== willow ==
// chip_top
module chip_top
  ( input          clk_i
  , input          reset_i
  , input          v_i
  , input  [31:0]  a_i
  , input  [31:0]  b_i
  , output         v_o
  , output [63:0]  c_o
  );
Size: about 130 I/O pins, ~0.036 mm² of cells after synthesis.
clock: 13.2 ns
lec_check: 0
cap_margin: 30
cell_pad_in_sites_detail_placement: 1
core_margin: 2
core_utilization: 35
cts_cluster_diameter: 332
cts_cluster_size: 86
hold_slack_margin: 0.12
max_routing_layer: met5
min_routing_layer: met1
place_density_lb_addon: 0.28
setup_slack_margin: 1.2
slew_margin: 10
run.sh (not shown) runs the stock make flow with config.mk's settings and CLKGATE_MAP_FILE=.
[inputs] yarrow vs willow
Settings: clearing CTS_CLUSTER_SIZE, which used to be 86; clearing MIN_ROUTING_LAYER, which used to be met1; swapping 35 for 65 in CORE_UTILIZATION; swapping 10 for 20 in SLEW_MARGIN; clearing CTS_CLUSTER_DIAMETER, which used to be 332; clearing MAX_ROUTING_LAYER, which used to be met5; clearing PLACE_DENSITY_LB_ADDON, which used to be 0.28; clearing HOLD_SLACK_MARGIN, which used to be 0.12; clearing SETUP_SLACK_MARGIN, which used to be 1.2; clearing CELL_PAD_IN_SITES_DETAIL_PLACEMENT, which used to be 1; swapping 30 for 20 in CAP_MARGIN; swapping 13.2 for 6.12 in the clock period (ns, I/O delays scaled along).
Status for willow and yarrow: clean finish in willow only. Finished, but not clean: yarrow, with setup timing. A top layer reached by signal wires of met5 is what yarrow shows, while met4 belongs to willow. Met1 track utilization from global routing: yarrow > willow. Area added between synthesis and finish, willow and yarrow, higher one = yarrow. Re critical path depth: willow and yarrow aren't equal, and the higher value belongs to yarrow. In yarrow, the final-report setup violation count came out 47 above the value in willow. [yarrow] pre-CTS worst setup slack fell 6210 ps relative to willow. Reported for willow and yarrow, CTS sink count turned out identical to the last digit. | length of routed met2 wiring | yarrow vs willow | 13% higher |.
Here is what was changed in the inputs of harbor compared with yarrow.
Settings: CORE_UTILIZATION: 65 -> 40; the clock period (ns, I/O delays scaled along): 6.12 -> 7.35.
==> comparison <==
- Looking at the reports, harbor completed the entire flow and the layout it produced met the timing, design-rule and antenna checks.
- Looking only at worst hold slack, and setting everything else aside, the higher value of harbor and yarrow goes to yarrow.
- Comparing harbor and yarrow, the higher critical path depth was measured on harbor.
- Relative area change from synthesis to final layout: harbor < yarrow
- Summary: full die area, harbor worse than yarrow
- harbor vs yarrow: count of filler cells inserted in the layout up by more than 100%
- The global routing met1 resource utilization in harbor was lower than what yarrow gave.
- Clock latency of the later-clocked register in the worst-skew pair was lower in yarrow than in harbor.
- Compare harbor and yarrow | global-route wire length before repair higher: yarrow
- harbor against yarrow: wire length on met3 decreased about 26%, setup slack rose 1330 ps.
diff inputs: harbor => maple
Settings: an added CTS_CLUSTER_DIAMETER of 234; a change of CORE_UTILIZATION from 40 to 62; an added CTS_CLUSTER_SIZE of 100; a change of the clock period (ns, I/O delays scaled along) from 7.35 to 7.5.
Notes after the runs:
- The final layout from maple, which completed every stage, passed the timing, design-rule and antenna checks at the end of the flow.
- Between harbor and maple, count of clock buffers in the final design increased.
- Diff harbor -> maple: top fanout value on the critical path picked up an extra 9.
- Min routed wire length across harbor and maple: harbor
- Worst path setup slack after routing is higher on maple
- maple vs harbor, time the final worst path needs with I/O delays and setup went up by 69 ps.

---

Starting RTL as in the previous note.
## chip_top
module chip_top
  ( input          clk_i
  , input          reset_i
  , input          v_i
  , input  [31:0]  a_i
  , input  [31:0]  b_i
  , output         v_o
  , output [63:0]  c_o
  );
make LEC_CHECK=0 ABC_AREA=1 CAP_MARGIN=20 CORE_MARGIN=2 CORE_UTILIZATION=72 CTS_CLUSTER_DIAMETER=330 CTS_CLUSTER_SIZE=97 PLACE_DENSITY=0.38 SETUP_SLACK_MARGIN=1.04 SLEW_MARGIN=20 TNS_END_PERCENT=10 finish   # period 3.47 ns
The first run finished but failed the layout checks on negative setup slack.
==> next run, changes <==
- ABC_AREA: 1 -> not set
- CAP_MARGIN: 20 -> 40
- CTS_CLUSTER_DIAMETER: 330 -> not set
- CTS_CLUSTER_SIZE: 97 -> not set
- PLACE_DENSITY: 0.38 -> not set
- SETUP_SLACK_MARGIN: 1.04 -> not set
- TNS_END_PERCENT: 10 -> not set
- clock period: 3.47 -> 7.05 ns (I/O delays scaled with it)
- The changed run produced a layout that fails on negative setup slack
- synthesized cell count drops by a quarter to a third
- die size drops by a little under a tenth
- setup slack improved by 2.9 ns

---

## run A
chip_top again, from the RTL that the note above started with.
clock: 6.79 ns
lec_check: 0
cap_margin: 30
cell_pad_in_sites_detail_placement: 1
cell_pad_in_sites_global_placement: 2
core_margin: 3
core_utilization: 35
cts_cluster_diameter: 332
cts_cluster_size: 48
gpl_timing_driven: 0
hold_slack_margin: 0.12
max_routing_layer: met5
min_routing_layer: met1
place_density: 0.37
slew_margin: 10
tns_end_percent: 35
Final checks on run A, whose flow otherwise completed, came back failing, citing setup timing.
Modified inputs, run B compared to run A
Settings: CTS_CLUSTER_SIZE now 32, was 48; PLACE_DENSITY no longer set, was 0.37; CORE_UTILIZATION now 70, was 35; CELL_PAD_IN_SITES_GLOBAL_PLACEMENT no longer set, was 2; PLACE_DENSITY_LB_ADDON now 0.28, previously not set; TNS_END_PERCENT no longer set, was 35; CELL_PAD_IN_SITES_DETAIL_PLACEMENT no longer set, was 1; MAX_ROUTING_LAYER now met4, was met5; SLEW_MARGIN now 20, was 10; SETUP_SLACK_MARGIN now 2.17, previously not set; GPL_TIMING_DRIVEN no longer set, was 0; CORE_MARGIN now 2, was 3; the clock period (ns, I/O delays scaled along) now 8.77, was 6.79.
### Flow results
a_r[8] as the launching instance or port of the critical path was reported by run A, and b_r[6] by run B. Per the final summary, run B finished and its layout is clean on timing, DRC and antenna. Taking run A as the reference point, the final standard cell area without fillers of run B falls by 0.0014 mm^2. Compared with run A, run B supports a higher clock frequency. The final reports for run B and run A show count of buffers added by post-CTS timing repair for setup higher in the former. Looking at worst setup slack after layout across both flows, run B is the stronger of the two, with run A trailing.
Edits applied to the flow inputs when going from run B to run C:
Settings: removing MIN_ROUTING_LAYER (formerly met1); changing CAP_MARGIN from 30 to 20; removing CTS_CLUSTER_DIAMETER (formerly 332); removing MAX_ROUTING_LAYER (formerly met4); removing PLACE_DENSITY_LB_ADDON (formerly 0.28); removing CTS_CLUSTER_SIZE (formerly 32); changing SETUP_SLACK_MARGIN from 2.17 to -0.03; removing HOLD_SLACK_MARGIN (formerly 0.12); changing the clock period (ns, I/O delays scaled along) from 8.77 to 7.17.
==> comparison <==
- The sole clean run among run C and run B is run B.
- Complete run, failing final checks: run C, reason setup timing.
- Run C against run B: critical path depth now sits higher.
Input changes introduced in run D (baseline for comparison: run C):
Settings: an added CTS_CLUSTER_SIZE of 89; a change of SETUP_SLACK_MARGIN from -0.03 to 1.22; a change of CORE_UTILIZATION from 70 to 67; a change of the clock period (ns, I/O delays scaled along) from 7.17 to 6.99.
Although it ran to completion, run D produced a layout that fails the final checks because of setup timing. Run D drops more vias than run C. The largest buffer count on any clock path was comparable across run D and run C. Worst-path maximum fanout in run D vs run C: down 10. On run D: setup slack after layout is 0.22 ns lower than what run C gave.
